build 27:
==> flow/design.v <==
module design_5 #(parameter width = 8, parameter cwidth =4)(
  input [width-1:0] OPA, OPB,
  input CLK, RST, CE, MODE, CIN,
  input [1:0] INP_VALID,
  input [cwidth-1:0] CMD,
  output reg [2*width:0] RES,
  output reg OFLOW,
  output reg COUT,
  output reg G,
  output reg L,
  output reg E,
  output reg ERR
);
reg [2*width:0] temp;
reg [2*width:0] next_RES;
reg next_COUT, next_OFLOW, next_G, next_L, next_E, next_ERR;
localparam CMD_ADD = 4'b0000;
localparam CMD_SUB = 4'b0001;
localparam CMD_ADD_CIN = 4'b0010;
localparam CMD_SUB_CIN = 4'b0011;
localparam CMD_EGL = 4'b1000;
localparam CMD_INC_MUL = 4'b1001;
localparam CMD_SHIFT_MUL = 4'b1010;
localparam CMD_SI_UNSI_ADD = 4'b1011;
localparam CMD_SI_UNSI_SUB = 4'b1100;
localparam CMD_INC_A = 4'b0100;
localparam CMD_DEC_A = 4'b0101;
localparam CMD_INC_B = 4'b0110;
localparam CMD_DEC_B = 4'b0111;
localparam CMD_AND = 4'b0000;
localparam CMD_NAND = 4'b0001;
localparam CMD_OR = 4'b0010;
localparam CMD_NOR = 4'b0011;
localparam CMD_XOR = 4'b0100;
localparam CMD_XNOR = 4'b0101;
localparam CMD_ROL_A_B = 4'b1100;
localparam CMD_ROR_A_B = 4'b1101;
localparam CMD_NOT_A = 4'b0110;
localparam CMD_SHR1_A = 4'b1000;
localparam CMD_SHLI_A = 4'b1001;
localparam CMD_NOT_B = 4'b0111;
localparam CMD_SHR1_B = 4'b1010;
localparam CMD_SHL1_B = 4'b1011;
wire [2:0] amount;
assign amount = OPB[2:0];
always@(posedge CLK or posedge RST)
begin
    if(RST)begin
        next_RES <= 'b0;
        next_COUT <= 1'b0;
        next_OFLOW <= 1'b0;
        next_G <= 1'b0;
        next_E <= 1'b0;
        next_L <= 1'b0;
        next_ERR <= 1'b0;
    end
    else if(CE)
    begin
        if(INP_VALID == 2'b00)
        begin
            next_RES <= 'b0;
            next_COUT <= 1'b0;
            next_OFLOW <= 1'b0;
            next_G <= 1'b0;
            next_E <= 1'b0;
            next_L <= 1'b0;
            next_ERR <= 1'b0;
        end
        else if(INP_VALID ==2'b11)
        begin
            next_RES <= 'b0;
            next_COUT <= 1'b0;
            next_OFLOW <= 1'b0;
            next_G <= 1'b0;
            next_E <= 1'b0;
            next_L <= 1'b0;
            next_ERR <= 1'b0;
            if(MODE)begin
                case(CMD)
                    CMD_ADD:
                    begin
                        temp = OPA + OPB;
                        next_RES <= temp;
                        next_COUT <= temp[width];
                    end
                    CMD_SUB:
                    begin
                        next_OFLOW <= (OPA<OPB)?1'b1:1'b0;
                        next_RES <= OPA-OPB;
                    end
                    CMD_ADD_CIN:
                    begin
                        temp = OPA + OPB + CIN;
                        next_RES <= temp;
                        next_COUT <= temp[width];
                    end
                    CMD_SUB_CIN:
                    begin
                        next_OFLOW <= (OPA<OPB)?1'b1:1'b0;
                        next_RES <= OPA-OPB-CIN;
                    end
                    CMD_EGL:
                    begin
                        next_RES <= 'b0;
                        if(OPA==OPB)
                        begin
                            next_E <= 1'b1;
                            next_G <= 1'b0;
                            next_L <= 1'b0;
                        end
                        else if(OPA>OPB)
                        begin
                            next_E <= 1'b0;
                            next_G <= 1'b1;
                            next_L <= 1'b0;
                        end
                        else
                        begin
                            next_E <= 1'b0;
                            next_G <= 1'b0;
                            next_L <= 1'b1;
                        end
                    end
                    CMD_INC_MUL:
                    begin
                        temp = (OPA+1) * (OPB+1);
                        next_RES <= temp;
                        next_COUT <= temp[2*width];
                    end
                    CMD_SHIFT_MUL:
                    begin
                        temp =(OPA<<1)*OPB;
                        next_RES <= temp;
                        next_COUT <= temp[2*width];
                    end
                    CMD_SI_UNSI_ADD:
                    begin
                        temp = $signed(OPA) + $signed(OPB);
                        next_RES <= temp;
                        next_COUT <= temp[width];
                        next_OFLOW <= ((OPA[width-1] == OPB[width-1]) && (temp[width-1] != OPA[width-1])) ? 1'b1 : 1'b0;
                        if($signed(OPA)==$signed(OPB))
                        begin
                            next_E <= 1'b1;
                            next_G <= 1'b0;
                            next_L <= 1'b0;
                        end
                        else if($signed(OPA)>$signed(OPB))
                        begin
                            next_E <= 1'b0;
                            next_G <= 1'b1;
                            next_L <= 1'b0;
                        end
                        else
                        begin
                            next_E <= 1'b0;
                            next_G <= 1'b0;
                            next_L <= 1'b1;
                        end
                    end
                    CMD_SI_UNSI_SUB:
                    begin
                        temp = $signed(OPA) - $signed(OPB);
                        next_RES<= temp;
                        next_COUT <= temp[width];
                       next_OFLOW <= ((OPA[width-1] != OPB[width-1]) && (temp[width-1] != OPA[width-1])) ? 1'b1 : 1'b0;
                        if($signed(OPA) == $signed(OPB))
                        begin
                            next_E <= 1'b1;
                            next_G <= 1'b0;
                            next_L <= 1'b0;
                        end
                        else if($signed(OPA) > $signed(OPB))
                        begin
                            next_E <= 1'b0;
                            next_G <= 1'b1;
                            next_L <= 1'b0;
                        end
                        else
                        begin
                            next_E <= 1'b0;
                            next_G <= 1'b0;
                            next_L <= 1'b1;
                        end
                    end
                    default:
                    begin
                        next_RES <= 'b0;
                        next_COUT <= 1'b0;
                        next_OFLOW <= 1'b0;
                        next_G <= 1'b0;
                        next_E <= 1'b0;
                        next_L <= 1'b0;
                        next_ERR <= 1'b0;
                    end
                endcase
            end
            else begin
                case(CMD)
                    CMD_AND:next_RES <= {{width*2-(width-1){1'b0}},OPA&OPB};
                    CMD_NAND:next_RES <= {{width*2-(width-1){1'b0}},~(OPA&OPB)};
                    CMD_OR:next_RES <= {{width*2-(width-1){1'b0}},OPA|OPB};
                    CMD_NOR:next_RES <= {{width*2-(width-1){1'b0}},~(OPA|OPB)};
                    CMD_XOR:next_RES <= {{width*2-(width-1){1'b0}},OPA^OPB};
                    CMD_XNOR:next_RES <= {{width*2-(width-1){1'b0}},~(OPA^OPB)};
                    CMD_ROL_A_B:
                    begin
                        if (amount == 0)
                            next_RES <= {{width*2-(width-1){1'b0}}, OPA};
                        else
                            next_RES <= {{width*2-(width){1'b0}}, (OPA << amount) | (OPA >> (width - amount))};
                        next_ERR <= (width > 3 && |OPB[width-1:3]) ? 1'b1 : 1'b0;
                    end
                    CMD_ROR_A_B:
                    begin
                        if (amount == 0)
                            next_RES <= {{width*2-(width-1){1'b0}}, OPA};
                        else
                            next_RES <= {{width*2-(width-1){1'b0}}, (OPA >> amount) | (OPA << (width - amount))};
                        next_ERR <= (width > 3 && |OPB[width-1:3]) ? 1'b1 : 1'b0;
                    end
                    default:
                    begin
                        next_RES <='b0;
                        next_COUT <= 1'b0;
                        next_OFLOW <= 1'b0;
                        next_G <= 1'b0;
                        next_E <= 1'b0;
                        next_L <= 1'b0;
                        next_ERR <= 1'b0;
                    end
                endcase
            end
        end
        else if(INP_VALID == 2'b01)
        begin
            next_RES <=  'b0;
            next_COUT <= 1'b0;
            next_OFLOW <= 1'b0;
            next_G <= 1'b0;
            next_E <= 1'b0;
            next_L <= 1'b0;
            next_ERR <= 1'b0;
            if(MODE)begin
                case(CMD)
                    CMD_INC_A:next_RES <= OPA+1;
                    CMD_DEC_A:next_RES <= OPA-1;
                    default:
                    begin
                        next_RES <= 'b0;
                        next_COUT <= 1'b0;
                        next_OFLOW <= 1'b0;
                        next_G <= 1'b0;
                        next_E <= 1'b0;
                        next_L <= 1'b0;
                        next_ERR <= 1'b0;
                    end
                endcase
            end
            else begin
                case(CMD)
                    CMD_NOT_A:next_RES <= {{width*2-(width-1){1'b0}},~OPA};
                    CMD_SHR1_A:next_RES <= {{width*2-(width-1){1'b0}},OPA>>1};
                    CMD_SHLI_A:next_RES <= {{width*2-(width-1){1'b0}},OPA<<1};
                    default:
                    begin
                        next_RES <= 'b0;
                        next_COUT <= 1'b0;
                        next_OFLOW <= 1'b0;
                        next_G <= 1'b0;
                        next_E <= 1'b0;
                        next_L <= 1'b0;
                        next_ERR <= 1'b0;
                    end
                endcase
            end
        end
        else if(INP_VALID == 2'b10)
            begin
                next_RES <= 'b0;
                next_COUT <= 1'b0;
                next_OFLOW <= 1'b0;
                next_G <= 1'b0;
                next_E <= 1'b0;
                next_L <= 1'b0;
                next_ERR <= 1'b0;
                if(MODE) begin
                    case(CMD)
                        CMD_INC_B: next_RES <= OPB + 1;
                        CMD_DEC_B: next_RES <= OPB - 1;
                        default:
                        begin
                            next_RES <= 'b0;
                            next_COUT <= 1'b0;
                            next_OFLOW <= 1'b0;
                            next_G <= 1'b0;
                            next_E <= 1'b0;
                            next_L <= 1'b0;
                            next_ERR <= 1'b0;
                        end
                    endcase
                end
                else begin
                    case(CMD)
                        CMD_NOT_B:next_RES <= {{width*2-(width-1){1'b0}},~OPB};
                        CMD_SHR1_B:next_RES <= {{width*2-(width-1){1'b0}},OPB>>1};
                        CMD_SHL1_B:next_RES <= {{width*2-(width-1){1'b0}},OPB<<1};
                        default:
                        begin
                            next_RES <= 'b0;
                            next_COUT <= 1'b0;
                            next_OFLOW <= 1'b0;
                            next_G <= 1'b0;
                            next_E <= 1'b0;
                            next_L <= 1'b0;
                            next_ERR <= 1'b0;
                        end
                    endcase
                end
        end
    end
end
always @(posedge CLK or posedge RST) begin
    if(RST) begin
        RES <= 'b0;
        COUT <= 1'b0;
        OFLOW <= 1'b0;
        G <= 1'b0;
        E <= 1'b0;
        L <= 1'b0;
        ERR <= 1'b0;
    end else if (CE) begin
        RES <= next_RES;
        COUT <= next_COUT;
        OFLOW <= next_OFLOW;
        G <= next_G;
        L <= next_L;
        E <= next_E;
        ERR <= next_ERR;
    end
end
endmodule
export LEC_CHECK = 0
export ABC_AREA = 1
export CAP_MARGIN = 20
export CORE_ASPECT_RATIO = 0.5
export CORE_MARGIN = 2
export CORE_UTILIZATION = 40
export CTS_CLUSTER_DIAMETER = 378
export CTS_CLUSTER_SIZE = 93
export PLACE_DENSITY = 0.37
export SLEW_MARGIN = 20
export TNS_END_PERCENT = 5
create_clock -name core_clock -period 8.0 [get_ports {CLK}]
run.sh (not shown) runs the stock make flow with config.mk's settings and CLKGATE_MAP_FILE=.
[inputs] build 75 vs build 27
==> flow/config.mk <==
export PLATFORM = sky130hd
export DESIGN_NAME = design_5
export DESIGN_NICKNAME = design_5
export VERILOG_FILES = /design/flow/design.v
export SDC_FILE = /design/flow/constraint.sdc
export NUM_CORES = 4
export LEC_CHECK = 0
export ABC_AREA = 1
export CAP_MARGIN = 10
export CELL_PAD_IN_SITES_GLOBAL_PLACEMENT = 3
export CORE_MARGIN = 2
export CORE_UTILIZATION = 17
export CTS_CLUSTER_DIAMETER = 207
export CTS_CLUSTER_SIZE = 53
export GPL_ROUTABILITY_DRIVEN = 0
export GPL_TIMING_DRIVEN = 0
export HOLD_SLACK_MARGIN = 0.16
export MIN_ROUTING_LAYER = met2
export PLACE_DENSITY_LB_ADDON = 0.29
export SLEW_MARGIN = 20
export TNS_END_PERCENT = 5
## What came out
Build 75 ends up with a cell count that is 24% higher than in build 27.
Build 75: power in combinational cells higher than build 27
Build 27 vs build 75, critical path capture point: next_RES[15] vs next_RES[7]
Final routed wirelength across all metal layers: lower on build 27
Number of tap cells added at floorplan in build 75 is 140% above build 27.
Summary of build 75 over build 27: horizontal die size rose by 20 um; share of the cycle needed by the critical path after routing increased 4.3 points; worst hold slack ~0 delta.
Against build 27 as the reference, build 75 delivers a higher first-pass GRT wire length.
diff inputs: build 75 => build 16
==> flow/config.mk <==
export PLATFORM = sky130hd
export DESIGN_NAME = design_5
export DESIGN_NICKNAME = design_5
export VERILOG_FILES = /design/flow/design.v
export SDC_FILE = /design/flow/constraint.sdc
export NUM_CORES = 4
export LEC_CHECK = 0
export ABC_AREA = 1
export CAP_MARGIN = 20
export CELL_PAD_IN_SITES_GLOBAL_PLACEMENT = 2
export CORE_ASPECT_RATIO = 1.95
export CORE_MARGIN = 2
export CORE_UTILIZATION = 26
export CTS_CLUSTER_DIAMETER = 378
export CTS_CLUSTER_SIZE = 17
export PLACE_DENSITY = 0.39
export SLEW_MARGIN = 20
export TNS_END_PERCENT = 5
## What came out
- Of build 75 and build 16, build 16 shows the lower area of the core, with build 75 above it.
- Between build 75 and build 16, the post-cts repair resize count is lower for build 16.
- On remaining max-slew budget at the tightest pin, build 75 loses to build 16.
- [build 16 vs build 75] fraction of area in registers: higher in build 16
- Comparing build 75 and build 16, the higher post-place instance area was measured on build 75.
- Final cell area: build 16 below build 75
For build 22, these inputs were changed with respect to build 16:
==> flow/config.mk <==
export PLATFORM = sky130hd
export DESIGN_NAME = design_5
export DESIGN_NICKNAME = design_5
export VERILOG_FILES = /design/flow/design.v
export SDC_FILE = /design/flow/constraint.sdc
export NUM_CORES = 4
export LEC_CHECK = 0
export ABC_AREA = 1
export CAP_MARGIN = 20
export CORE_MARGIN = 2
export CORE_UTILIZATION = 72
export PLACE_DENSITY = 0.39
export SLEW_MARGIN = 20
==> flow/constraint.sdc <==
create_clock -name core_clock -period 5.47 [get_ports {CLK}]
set_input_delay 1.0940 -clock core_clock [delete_from_list [all_inputs] [get_ports {CLK}]]
set_output_delay 1.0940 -clock core_clock [all_outputs]
set_load 0.01 [all_outputs]
## What came out
- As far as mean area per synthesized cell goes, build 16 and build 22 are indistinguishable; the numbers are identical.
- On build 22: die width is 24 um lower than what build 16 gave.
- Build 22 vs. build 16: cell resize tally after clock tree synthesis increased by 119 relative to the old numbers, number of buffers inserted by post-CTS setup repair saw an increase.
- Compared with build 16, detailed-placement wirelength estimate in build 22 decreased by more than a quarter.
- Diff build 16 -> build 22: area of the core region dropped 27000 um2; area of the mapped netlist comparable; count of placed standard cells including taps saw a decrease.
- Against build 16, build 22 reports a cell area reported after detailed placement that is higher.
- Delta (build 22 minus build 16): total die size fell by about 60%, minimum setup slack after placement fell by 1.31 ns.
- Build 16 and build 22: one clean run, build 16; the rest did not finish clean.
- Build 22 did not finish; a tool error ended it in global routing (5_1_grt).

========
Starts from the design.v that is shown in full above.
make LEC_CHECK=0 CAP_MARGIN=20 CELL_PAD_IN_SITES_DETAIL_PLACEMENT=0 CORE_MARGIN=2 CORE_UTILIZATION=60 CTS_CLUSTER_DIAMETER=145 CTS_CLUSTER_SIZE=91 GPL_ROUTABILITY_DRIVEN=0 GPL_TIMING_DRIVEN=0 HOLD_SLACK_MARGIN=-0.08 MAX_ROUTING_LAYER=met5 PLACE_DENSITY=0.37 SETUP_SLACK_MARGIN=-0.55 SLEW_MARGIN=40 TNS_END_PERCENT=80 finish   # period 7.21 ns
The first run finished with negative setup slack left.
==> next run, changes <==
Settings changed: CELL_PAD_IN_SITES_DETAIL_PLACEMENT 0 to unset, CORE_UTILIZATION 60 to 64, CTS_CLUSTER_DIAMETER 145 to unset, CTS_CLUSTER_SIZE 91 to unset, GPL_ROUTABILITY_DRIVEN 0 to unset, GPL_TIMING_DRIVEN 0 to unset, HOLD_SLACK_MARGIN -0.08 to unset, MAX_ROUTING_LAYER met5 to unset, PLACE_DENSITY 0.37 to unset, SETUP_SLACK_MARGIN -0.55 to unset, SLEW_MARGIN 40 to 20, TNS_END_PERCENT 80 to unset.
Clock period 7.21 ns to 6.3 ns, I/O delays scaled along.
=>
- The new run finished with negative setup slack left
- critical path depth is unchanged
- routed wire length went up by 26%
- core utilization rose by 11 points
- cell area came out higher by about 8%
- worst setup slack improves by 0.31 ns
- sequential power climbs by about 17%

========
Setup of north:
Starts from the design.v that is shown in full above.
make LEC_CHECK=0 CAP_MARGIN=20 CELL_PAD_IN_SITES_DETAIL_PLACEMENT=0 CORE_MARGIN=2 CORE_UTILIZATION=71 CTS_CLUSTER_DIAMETER=59 CTS_CLUSTER_SIZE=41 GPL_ROUTABILITY_DRIVEN=1 GPL_TIMING_DRIVEN=1 HOLD_SLACK_MARGIN=-0.08 MAX_ROUTING_LAYER=met5 PLACE_DENSITY_LB_ADDON=0.3 SETUP_SLACK_MARGIN=-0.34 SLEW_MARGIN=40 TNS_END_PERCENT=5 finish   # period 5.61 ns
north: GRT-0232 in global routing (5_1_grt) -> run aborted
## Diff of input files: south against north
Settings: HOLD_SLACK_MARGIN: -0.08 -> unset; CTS_CLUSTER_SIZE: 41 -> unset; CELL_PAD_IN_SITES_DETAIL_PLACEMENT: 0 -> unset; GPL_ROUTABILITY_DRIVEN: 1 -> unset; SETUP_SLACK_MARGIN: -0.34 -> unset; TNS_END_PERCENT: 5 -> unset; MAX_ROUTING_LAYER: met5 -> unset; CORE_UTILIZATION: 71 -> 59; CTS_CLUSTER_DIAMETER: 59 -> unset; GPL_TIMING_DRIVEN: 1 -> unset; SLEW_MARGIN: 40 -> 20; PLACE_DENSITY_LB_ADDON: 0.3 -> unset; the clock period (ns, I/O delays scaled along): 5.61 -> 4.2.
### Flow results
- In south the implementation ran to completion but is not tape-out ready, as the final checks report negative setup slack.
- north → south: height of the die saw an increase; xor/xnor cell area share of the yosys netlist essentially unchanged.
- Post-placement worst setup slack was lower in the run labelled south.
- north → south: area of placed instances climbed about 9%, die area climbed 20%, port buffer count barely changed, effective utilization at floorplan dropped 12 points.
- Relative to north, the area of the core region of south is higher by 19%.
- Looking at number of buffers inserted by post-CTS setup repair, south sits 12 higher than north does.
- Re number of standard-cell rows in the floorplan: south and north aren't equal, and the higher value belongs to south.
[inputs] east vs south
Settings: an added PLACE_DENSITY of 0.76; an added CTS_CLUSTER_SIZE of 39; an added HOLD_SLACK_MARGIN of -0.09; a change of CORE_UTILIZATION from 59 to 70; a change of the clock period (ns, I/O delays scaled along) from 4.2 to 5.97.
## What came out
- As the logs show, east stopped at global routing (5_1_grt) after a tool error, so it never reached the end of the flow.
- Comparing south and east, the lower width of the die is on east.
- Overall die area, east vs south: down by more than 10%
- east against south: floorplan utilization increased by 11 points relative to the old numbers; number of buffer cells added on primary ports closely matched the old numbers; worst slack at placement increased by 1.38 ns relative to the old numbers; floorplan net count closely matched the old numbers; average size of a mapped cell closely matched the old numbers.
Inputs modified between east and west:
Settings: clearing HOLD_SLACK_MARGIN, which used to be -0.09; clearing PLACE_DENSITY, which used to be 0.76; swapping 70 for 16 in CORE_UTILIZATION; clearing CTS_CLUSTER_SIZE, which used to be 39; swapping 5.97 for 10.8 in the clock period (ns, I/O delays scaled along).
Findings:
Every stage of the flow completed for west, and the final layout passed the timing, DRC and antenna checks. east has a lower die span in x than west. west ends up with higher total placed cells including tap cells than east does. Overall die area went up by more than 100% going from east to west. Per the comparison of west with east, die outline height went up, number of rows created at floorplan went up, post-cts repair resize count went down, post-placement worst setup slack went up, post-synthesis instance area did not really move.
No activity file was given, so power comes from the tool's default toggle rates.
